==> trial 30: inputs <==
==> flow/design.v <==
module ws2812b(
    input logic clk, 
    input logic rst,
    input logic serial_in, 
    input logic transmit, 
    output logic ws2812b_out, 
    output logic shift
);
    localparam IDLE = 1'b0;
    localparam TRANSMITTING = 1'b1;
    localparam T0_CYCLE_COUNT = 4'd5;
    localparam T1_CYCLE_COUNT = 4'd10;
    localparam MAX_CYCLE_COUNT = 4'd15;
    logic state;
    logic [3:0] cycle_count;
    logic bit_being_sent;
    always_ff @(posedge clk) begin
        if (rst) begin
            state <= IDLE;
            cycle_count <= 4'd0;
            bit_being_sent <= 1'b0;
        end
        else begin
        unique case (state)
            IDLE:
                if (transmit == 1'b1) begin
                    state <= TRANSMITTING;
                    cycle_count <= 4'd0;
                    bit_being_sent <= serial_in;
                end
            TRANSMITTING:
                if (transmit == 1'b0) begin
                    state <= IDLE;
                end
                else if (cycle_count == MAX_CYCLE_COUNT - 1) begin
                    cycle_count <= 4'd0;
                    bit_being_sent <= serial_in;
                end
                else begin
                    cycle_count <= cycle_count + 1;
                end
        endcase
        end
    end
    always_comb begin
        if (state == TRANSMITTING)
            if (bit_being_sent == 1'b0)
                ws2812b_out = (cycle_count < T0_CYCLE_COUNT);
            else
                ws2812b_out = (cycle_count < T1_CYCLE_COUNT);
        else
            ws2812b_out = 1'b0;
    end
    assign shift = (state == TRANSMITTING) && (cycle_count == 4'd0);
endmodule
module controller (
    input logic clk, 
    input logic rst,
    output logic load_sreg, 
    output logic transmit_pixel, 
    output logic [5:0] pixel, 
    output logic [4:0] frame
);
    localparam TRANSMIT_FRAME       = 1'b0;
    localparam IDLE                 = 1'b1;
    localparam [2:0] READ_CH_VALS   = 3'b001;
    localparam [2:0] LOAD_SREG      = 3'b010;
    localparam [2:0] TRANSMIT_PIXEL = 3'b100;
    localparam [8:0] TRANSMIT_CYCLES    = 9'd360;        
    localparam [19:0] IDLE_CYCLES       = 20'd2000;      
    logic state;
    logic next_state;
    logic [2:0] transmit_phase;
    logic [2:0] next_transmit_phase;
    logic [5:0] pixel_counter;
    logic [4:0] frame_counter;
    logic [8:0] transmit_counter;
    logic [19:0] idle_counter;
    logic transmit_pixel_done;
    logic idle_done;
    assign transmit_pixel_done = (transmit_counter == TRANSMIT_CYCLES - 1);
    assign idle_done = (idle_counter == IDLE_CYCLES - 1);
    always_ff @(posedge clk) begin
        if (rst) begin
            state <= TRANSMIT_FRAME;
            transmit_phase <= READ_CH_VALS;
        end
        else begin
            state <= next_state;
            transmit_phase <= next_transmit_phase;
        end
    end
    always_comb begin
        next_state = 1'bx;
        unique case (state)
            TRANSMIT_FRAME:
                if ((pixel_counter == 6'd63) && (transmit_pixel_done))
                    next_state = IDLE;
                else
                    next_state = TRANSMIT_FRAME;
            IDLE:
                if (idle_done)
                    next_state = TRANSMIT_FRAME;
                else
                    next_state = IDLE;
        endcase
    end
    always_comb begin
        next_transmit_phase = READ_CH_VALS;
        if (state == TRANSMIT_FRAME) begin
            case (transmit_phase)
                READ_CH_VALS:
                    next_transmit_phase = LOAD_SREG;
                LOAD_SREG:
                    next_transmit_phase = TRANSMIT_PIXEL;
                TRANSMIT_PIXEL:
                    next_transmit_phase = transmit_pixel_done ? READ_CH_VALS : TRANSMIT_PIXEL;
            endcase
        end
    end
    always_ff @(posedge clk) begin
        if (rst) begin
            pixel_counter <= 6'd0;
        end
        else if ((state == TRANSMIT_FRAME) && transmit_pixel_done) begin
            pixel_counter <= pixel_counter + 1;
        end
    end
    always_ff @(posedge clk) begin
        if (rst) begin
            frame_counter <= 5'd0;
        end
        else if (idle_done) begin
            frame_counter <= frame_counter + 1;
        end
    end
    always_ff @(posedge clk) begin
        if (rst) begin
            transmit_counter <= 9'd0;
        end
        else if (transmit_phase == TRANSMIT_PIXEL) begin
            transmit_counter <= transmit_counter + 1;
        end
        else begin
            transmit_counter <= 9'd0;
        end
    end
    always_ff @(posedge clk) begin
        if (rst) begin
            idle_counter <= 20'd0;
        end
        else if (state == IDLE) begin
            idle_counter <= idle_counter + 1;
        end
        else begin
            idle_counter <= 20'd0;
        end
    end
    assign pixel = pixel_counter;
    assign frame = frame_counter;
    assign load_sreg = (transmit_phase == LOAD_SREG);
    assign transmit_pixel = (transmit_phase == TRANSMIT_PIXEL);
endmodule
module game_of_life #(
    parameter [63:0] INIT_GRID = 64'hFFFF_FFFF_FFFF_FFFF
)(
    input  logic clk,
    input  logic rst,
    input  logic tick,          
    input  logic load,          
    input  logic load_bit,
    output logic [63:0] grid_out
);
    logic [63:0] grid;
    logic [63:0] next_grid;
    logic [63:0] north, south, east, west;
    logic [63:0] ne, nw, se, sw;
    logic [3:0] neighbors [63:0];
    integer i;
    always_comb begin
        for (i = 0; i < 64; i = i + 1) begin
            north[i] = grid[(((i / 8) + 1) % 8) * 8 + (i % 8)];
            south[i] = grid[(((i / 8) + 7) % 8) * 8 + (i % 8)];
            east[i]  = grid[(i / 8) * 8 + ((i % 8) + 1) % 8];
            west[i]  = grid[(i / 8) * 8 + ((i % 8) + 7) % 8];
            ne[i]    = grid[(((i / 8) + 1) % 8) * 8 + ((i % 8) + 1) % 8];
            nw[i]    = grid[(((i / 8) + 1) % 8) * 8 + ((i % 8) + 7) % 8];
            se[i]    = grid[(((i / 8) + 7) % 8) * 8 + ((i % 8) + 1) % 8];
            sw[i]    = grid[(((i / 8) + 7) % 8) * 8 + ((i % 8) + 7) % 8];
        end
        for (i = 0; i < 64; i = i + 1) begin
            neighbors[i] = north[i] + south[i] + east[i] + west[i] +
                           ne[i] + nw[i] + se[i] + sw[i];
        end
        for (i = 0; i < 64; i = i + 1) begin
            if (grid[i])
                next_grid[i] = (neighbors[i] == 2 || neighbors[i] == 3);
            else
                next_grid[i] = (neighbors[i] == 3);
        end
    end
    always_ff @(posedge clk) begin
        if (rst)
            grid <= INIT_GRID;
        else if (load)
            grid <= {load_bit, grid[63:1]};
        else if (tick)
            grid <= next_grid;
    end
    assign grid_out = grid;
endmodule
module top (
    input  logic clk,
    input  logic rst,
    input  logic load,
    input  logic [2:0] load_rgb,
    output logic _48b
);
    logic [5:0] pixel;
    logic load_sreg, transmit_pixel, shift;
    logic ws_out;
    logic [7:0] red_data, green_data, blue_data;
    logic [23:0] shift_reg;
    logic [23:0] div_counter;
    logic tick;
    always_ff @(posedge clk) begin
        if (rst) begin
            div_counter <= 0;
            tick <= 1'b0;
        end else if (div_counter == 24'd29_999) begin  
            div_counter <= 0;
            tick <= 1'b1;
        end else begin
            div_counter <= div_counter + 1;
            tick <= 1'b0;
        end
    end
    logic [63:0] red_grid, green_grid, blue_grid;
    localparam [63:0] RED_INIT   = 64'b11100000_00000000_00000000_00000000_00000000_00000000_00000000_00000000;  
    localparam [63:0] GREEN_INIT = 64'b00000000_00011100_00000000_00000000_00000000_00000000_00000000_00000000;  
    localparam [63:0] BLUE_INIT  = 64'b00000000_00000000_00000111_00000000_00000000_00000000_00000000_00000000;  
    game_of_life #(.INIT_GRID(RED_INIT))   u_red_gol   (.clk(clk), .rst(rst), .tick(tick), .load(load), .load_bit(load_rgb[2]), .grid_out(red_grid));
    game_of_life #(.INIT_GRID(GREEN_INIT)) u_green_gol (.clk(clk), .rst(rst), .tick(tick), .load(load), .load_bit(load_rgb[1]), .grid_out(green_grid));
    game_of_life #(.INIT_GRID(BLUE_INIT))  u_blue_gol  (.clk(clk), .rst(rst), .tick(tick), .load(load), .load_bit(load_rgb[0]), .grid_out(blue_grid));
    always_comb begin
        red_data   = {8{red_grid[pixel]}};
        green_data = {8{green_grid[pixel]}};
        blue_data  = {8{blue_grid[pixel]}};
    end
    controller u_ctrl (
        .clk(clk),
        .rst(rst),
        .load_sreg(load_sreg),
        .transmit_pixel(transmit_pixel),
        .pixel(pixel),
        .frame()
    );
    ws2812b u_ws (
        .clk(clk),
        .rst(rst),
        .serial_in(shift_reg[23]),
        .transmit(transmit_pixel),
        .ws2812b_out(ws_out),
        .shift(shift)
    );
    always_ff @(posedge clk) begin
        if (load_sreg)
            shift_reg <= {green_data, red_data, blue_data};  
        else if (shift)
            shift_reg <= {shift_reg[22:0], 1'b0};
    end
    assign _48b = ws_out;
endmodule
==> flow/run.sh <==
#!/bin/bash
# the make line also repeats each setting of config.mk as NAME=value (left out here)
make -C /OpenROAD-flow-scripts/flow DESIGN_CONFIG=/design/flow/config.mk WORK_HOME=/design/flow/orfs CLKGATE_MAP_FILE= finish
==> flow/config.mk <==
export PLATFORM = sky130hd
export DESIGN_NAME = top
export DESIGN_NICKNAME = top
export VERILOG_FILES = /design/flow/design.v
export SDC_FILE = /design/flow/constraint.sdc
export NUM_CORES = 4
export LEC_CHECK = 0
export ABC_AREA = 0
export CAP_MARGIN = 25
export CORE_ASPECT_RATIO = 0.74
export CORE_MARGIN = 8
export CORE_UTILIZATION = 30
export CTS_CLUSTER_SIZE = 21
export GPL_ROUTABILITY_DRIVEN = 0
export GPL_TIMING_DRIVEN = 1
export PLACE_DENSITY_LB_ADDON = 0.09
export SLEW_MARGIN = 5
==> flow/constraint.sdc <==
create_clock -name core_clock -period 2.54 [get_ports {clk}]
set_input_delay 0.5080 -clock core_clock [delete_from_list [all_inputs] [get_ports {clk}]]
set_output_delay 0.5080 -clock core_clock [all_outputs]
set_load 0.01 [all_outputs]
==> build 49: changes against trial 30 <==
ABC_AREA = default   (was 0)
CAP_MARGIN = 20   (was 25)
CORE_ASPECT_RATIO = default   (was 0.74)
CORE_MARGIN = 2   (was 8)
CORE_UTILIZATION = 45   (was 30)
CTS_CLUSTER_SIZE = default   (was 21)
GPL_ROUTABILITY_DRIVEN = default   (was 0)
GPL_TIMING_DRIVEN = default   (was 1)
PLACE_DENSITY_LB_ADDON = default   (was 0.09)
SLEW_MARGIN = 20   (was 5)
==> flow/constraint.sdc (replaced) <==
create_clock -name core_clock -period 10.0 [get_ports {clk}]
set_input_delay 2.0000 -clock core_clock [delete_from_list [all_inputs] [get_ports {clk}]]
set_output_delay 2.0000 -clock core_clock [all_outputs]
set_load 0.01 [all_outputs]
==> flow_summary.toml <==
# yosys + openroad results
[clocking]
cts-resized-gates = 0
cts_buffers = 43

[global_routing]
track_usage = 0.238

[floorplanning]
die_area_mm2 = 0.105
die.size.y_um = 324

[sta]
hold_slack_ns = 0.427

[run_status]
status = "no timing/DRC/antenna violations"
-- figures above: build 49

==> flow_summary.toml <==
# yosys + openroad results
[sta]
fin_ws_ns = -0.675
hold_slack_ns = 0.231
finalSetupViolCount = 208

[global_routing]
track_usage = 0.185

[clocking]
cts_buffers = 44

[run_status]
so_faults = "negative setup slack"
status = "finished with violations"

[floorplanning]
die_area_mm2 = 0.166
-- figures above: trial 30

